==> flow/design.v (excerpt) <==
module fpmultiplier (output logic [31:0] product, output logic ready,
		input logic [31:0] a, input logic clock, nreset);
make LEC_CHECK=0 ABC_AREA=1 CAP_MARGIN=20 CELL_PAD_IN_SITES_GLOBAL_PLACEMENT=0 CORE_ASPECT_RATIO=0.99 CORE_MARGIN=2 CORE_UTILIZATION=72 CTS_CLUSTER_SIZE=24 MAX_ROUTING_LAYER=met4 PLACE_DENSITY=0.37 SLEW_MARGIN=20 finish   # period 6.24 ns
run.sh (not shown) runs the stock make flow with config.mk's settings and CLKGATE_MAP_FILE=.
The first run finished with setup timing left.
Then changed:
ABC_AREA = unset   (was 1)
CORE_ASPECT_RATIO = 1.3   (was 0.99)
CORE_UTILIZATION = 71   (was 72)
PLACE_DENSITY = unset   (was 0.37)
PLACE_DENSITY_LB_ADDON = 0.16   (was unset)
clock period = 6.56 ns   (was 6.24 ns; I/O delays follow)
=> The new run finished but failed the layout checks on setup timing; non-clock buffer count drops by 2; via count drops by about a fifth; worst setup slack degrades by 0.024 ns; global-route usage drops by 1.8 points; total power drops by a few percent; sequential share of layout area climbs by 0.60 points; utilization drops by 1.7 points; routed wire length drops by about a fifth; first-iteration DRC count drops by well over a third; cell area drops by a few percent.
Then changed:
CELL_PAD_IN_SITES_GLOBAL_PLACEMENT = unset   (was 0)
CORE_ASPECT_RATIO = unset   (was 1.3)
CORE_UTILIZATION = 40   (was 71)
CTS_CLUSTER_SIZE = unset   (was 24)
MAX_ROUTING_LAYER = unset   (was met4)
PLACE_DENSITY = 0.6   (was unset)
PLACE_DENSITY_LB_ADDON = unset   (was 0.16)
clock period = 9.0 ns   (was 6.56 ns; I/O delays follow)
Outcome:
- This time the run completed without violations
- power falls by 27%
- via count is lower by 14%
- area after synthesis is unchanged
- critical path depth came out higher by 2
- global-route usage shrinks by 26 points
- clock-buffer cell count does not change
Then changed:
ABC_AREA = 1   (was unset)
CORE_UTILIZATION = 54   (was 40)
CTS_CLUSTER_DIAMETER = 219   (was unset)
CTS_CLUSTER_SIZE = 98   (was unset)
GPL_ROUTABILITY_DRIVEN = 0   (was unset)
TNS_END_PERCENT = 100   (was unset)
Outcome: Flip-flop count stays the same. Global-route usage went up by 8.8 points. Register-to-register slack gets better by 0.72 ns. Power barely changes. Sequential power barely changes.
Then changed:
ABC_AREA = unset   (was 1)
CORE_UTILIZATION = 66   (was 54)
CTS_CLUSTER_DIAMETER = unset   (was 219)
CTS_CLUSTER_SIZE = unset   (was 98)
GPL_ROUTABILITY_DRIVEN = unset   (was 0)
TNS_END_PERCENT = unset   (was 100)
clock period = 13.4 ns   (was 9.0 ns; I/O delays follow)
Result: The changed run completed without violations; cell count went down by about a fifth; register-to-register slack improved by 3.3 ns; sequential share of layout area went up by 0.71 points; routed wire length went down by a little under a tenth; worst setup slack improved by 3.3 ns; power went down by a quarter to a third; maximum frequency went down by roughly a tenth; non-clock buffer count went up by 1; critical path depth stays the same.

* * *

## run 1
The RTL this note starts from:
==> flow/design.v <==
module fpmultiplier (output logic [31:0] product, output logic ready,
		input logic [31:0] a, input logic clock, nreset);
enum {activation, start, loada, loadb, check, special, regularcalculation,carries, final_output}state;
logic [31:0] multi_a, multi_b;
logic [47:0] manti_48bit;
logic [22:0] manti_23bit; 
logic [9:0] expon; 
logic sign;
logic infinite_a,NaN_a,zero_a,infinite_b,NaN_b,zero_b; 
assign  infinite_a = (multi_a[30:23]==8'b11111111)&&(multi_a[22:0]==0);
assign  NaN_a = (multi_a[30:23]==8'b11111111)&&(multi_a[22:0]!=0);
assign  zero_a = (multi_a[30:23]==0);
assign  infinite_b = (multi_b[30:23]==8'b11111111)&&(multi_b[22:0]==0);
assign  NaN_b = (multi_b[30:23]==8'b11111111)&&(multi_b[22:0]!=0);
assign  zero_b = (multi_b[30:23]==0); 
always_ff @(posedge clock, negedge nreset)
if (~nreset)
  begin 
  product <=0;
  multi_a <= 0;
  multi_b <= 0;
  state <= start;
  ready <= 0;
  end
else
begin 
  case (state)
    activation:
           begin
           ready <=1;
           end
    start: 
           begin
           ready <= 0;
           state <= loada;
           end
    loada: 
           begin 
           multi_a <= a;
           state <= loadb;
           end
    loadb: 
           begin
           multi_b <= a;
           state <= check;        
           end
    check:
           begin
           sign <= multi_a[31]^multi_b[31];
           if(NaN_a||infinite_a||zero_a||NaN_b||infinite_b||zero_b)
           state <= special;
           else
           state <= regularcalculation;
           end
    special:
           begin
            state <= final_output;
            if (NaN_a||NaN_b) 
              begin
              expon <= 10'b0011111111;
              manti_23bit <= 1;
              end
            else if (infinite_a||infinite_b) 
              begin
              if (zero_a|zero_b)  
                begin
                expon <= 10'b0011111111;
                manti_23bit <= 1;  
                end
              else 
                begin
                expon <= 10'b0011111111;
                manti_23bit <= 0;
                end
              end
            else 
              begin 
              expon <= 10'b0000000000;
              manti_23bit <= 0;
              end
           end
    regularcalculation:
           begin
           state <= carries;
           sign <= multi_a[31]^multi_b[31];
           manti_48bit <= {1'b1, {multi_a[22:0]}}*{1'b1, {multi_b[22:0]}};
           expon <= {2'b00,multi_a[30:23]}+{2'b00,multi_b[30:23]}-10'd127; 
           end 
    carries:
           begin 
           state <= final_output;
           if (manti_48bit[47]==1)  
             begin
             expon <= expon + 1'b1; 
             manti_48bit <= manti_48bit>>1|{{25{1'b0}},1'b1,{22{1'b0}}}; 
             end
           else
             begin  
             manti_48bit <= manti_48bit|{{25{1'b0}},1'b1,{22{1'b0}}}; 
             end
           end
    final_output:
           begin 
           ready <= 1;
           state <= start;        
           if (NaN_a||infinite_a||zero_a||NaN_b||infinite_b||zero_b)
             product <= {sign,expon[7:0],manti_23bit};
           else if ($signed(expon) >= 255)
             product <= {sign,8'b11111111,23'd0};
           else if ($signed(expon) <= 0)
             product <= {sign,31'd0};
           else 
             product <= {sign,expon[7:0],manti_48bit[45:23]};
           end 
  endcase
end
endmodule
clock: 2.57 ns
lec_check: 0
abc_area: 1
cap_margin: 20
cell_pad_in_sites_global_placement: 0
core_aspect_ratio: 0.92
core_margin: 2
core_utilization: 72
cts_cluster_size: 24
max_routing_layer: met4
place_density: 0.6
setup_slack_margin: -0.25
slew_margin: 20
tns_end_percent: 80
Run status, run 1: aborted in global routing (5_1_grt), error ODB-0269
Changes in run 2 relative to run 1:
Settings: SETUP_SLACK_MARGIN no longer set, was -0.25; PLACE_DENSITY_LB_ADDON now 0.16, previously not set; PLACE_DENSITY no longer set, was 0.6; CORE_UTILIZATION now 71, was 72; TNS_END_PERCENT no longer set, was 80; CORE_ASPECT_RATIO now 0.99, was 0.92; the clock period (ns, I/O delays scaled along) now 6.24, was 2.57.
Notes after the runs:
Of run 1 and run 2, none finishes clean.
Final checks on run 2, whose flow otherwise completed, came back failing, citing negative setup slack.
No final results exist for run 1, since it was stopped by error ODB-0269 during global routing (5_1_grt).
Total of cells resized after clock tree synthesis (run 2 vs. run 1) decreases by more than a quarter
Re post-synthesis cell area: no difference whatsoever between run 2 and run 1.
Sum of net half-perimeters after detailed placement ends up lower on run 1.
Starting utilization of the core area was lower in the run labelled run 2.
Run 2 vs run 1 — total die size climbed slightly
Relative to run 2, the following input files were edited for run 3:
Settings: a deleted ABC_AREA that had been 1; a deleted PLACE_DENSITY_LB_ADDON that had been 0.16; a deleted MAX_ROUTING_LAYER that had been met4; a change of CORE_UTILIZATION from 71 to 36; a deleted CELL_PAD_IN_SITES_GLOBAL_PLACEMENT that had been 0; a deleted CORE_ASPECT_RATIO that had been 0.99; an added PLACE_DENSITY of 0.6; a deleted CTS_CLUSTER_SIZE that had been 24; a change of the clock period (ns, I/O delays scaled along) from 6.24 to 13.4.
==> comparison <==
- Note that the final wirelength recorded for run 3 amounts to 0.815 times the value seen in run 2.
- Looking at the reports, run 3 completed the entire flow and the layout it produced met the timing, DRC and antenna checks.
- Count of final setup violators (higher): run 2
- Run 3 vs. run 2: fraction of area in multi-input gates increased by 6.5 points relative to the old numbers; first-iteration DRC count decreased by 51% relative to the old numbers; post-cts sizing count decreased by 160 relative to the old numbers; worst setup slack after layout increased by 5.39 ns relative to the old numbers.
- [diff] cell area after layout, run 3 relative to run 2: improvement
- Run 2 → run 3: die footprint picked up an extra 0.032 mm2, relative area of non-clock buffer cells in the final design lost 7.3 points.
#### Input delta (run 4 over run 3)
Settings: an added ABC_AREA of 1; an added SETUP_SLACK_MARGIN of 0.72; an added TNS_END_PERCENT of 10; a change of CORE_UTILIZATION from 36 to 72; a change of the clock period (ns, I/O delays scaled along) from 13.4 to 3.59.
Results
| run 4 | all stages done | FAIL | negative setup slack |
Synthesized-area fraction occupied by and/or/nand/nor cells in run 4 is 1.5 points higher than in run 3
Cmp run 4 vs run 3: non-clock buffer count higher in run 4
Status: combinational share of power parity (run 4, run 3)
Run 4 ended up with a higher overall power than run 3 did.
Going from run 3 to run 4, the die area was shrunk.
Summary of run 4 over run 3: detailed-routing wirelength on met1 saw an increase, source-to-sink clock delay at the later pin of the worst-skew pair saw an increase, clock period minus worst slack saw a decrease.
diff inputs: run 4 => run 5
Settings: swapping 0.72 for 0.24 in SETUP_SLACK_MARGIN; putting CTS_CLUSTER_SIZE at 11 where nothing was set; putting CORE_ASPECT_RATIO at 1.26 where nothing was set; clearing TNS_END_PERCENT, which used to be 10.
==> comparison <==
- Run status, run 5: aborted in global routing (5_1_grt), error GRT-0116
- Cell area after placement of run 5 exceeds that of run 4 slightly.
- Run 5 against run 4: combined area of all synthesized cells ~0 delta; row count +12%.
- Reported for run 4 and run 5, number of clock buffers inserted by TritonCTS turned out identical to the last digit.
- Looking at total instance count after detailed placement, run 5 sits above run 4.
- Horizontal extent of the die, run 4 and run 5, lower one = run 5.
- From run 4 to run 5, number of library cell types mapped by synthesis did not move at all.
- Run 5 vs run 4 — last weighted congestion value of the routability-driven placer dropped 0.0089.
- Comparing run 4 and run 5, the higher half-perimeter wire length after detailed placement was measured on run 5.
- The cell resize tally after clock tree synthesis number comes out higher for run 5 vs run 4.
- Area of the die: run 5 vs run 4, no meaningful difference
No activity file was given, so power comes from the tool's default toggle rates.
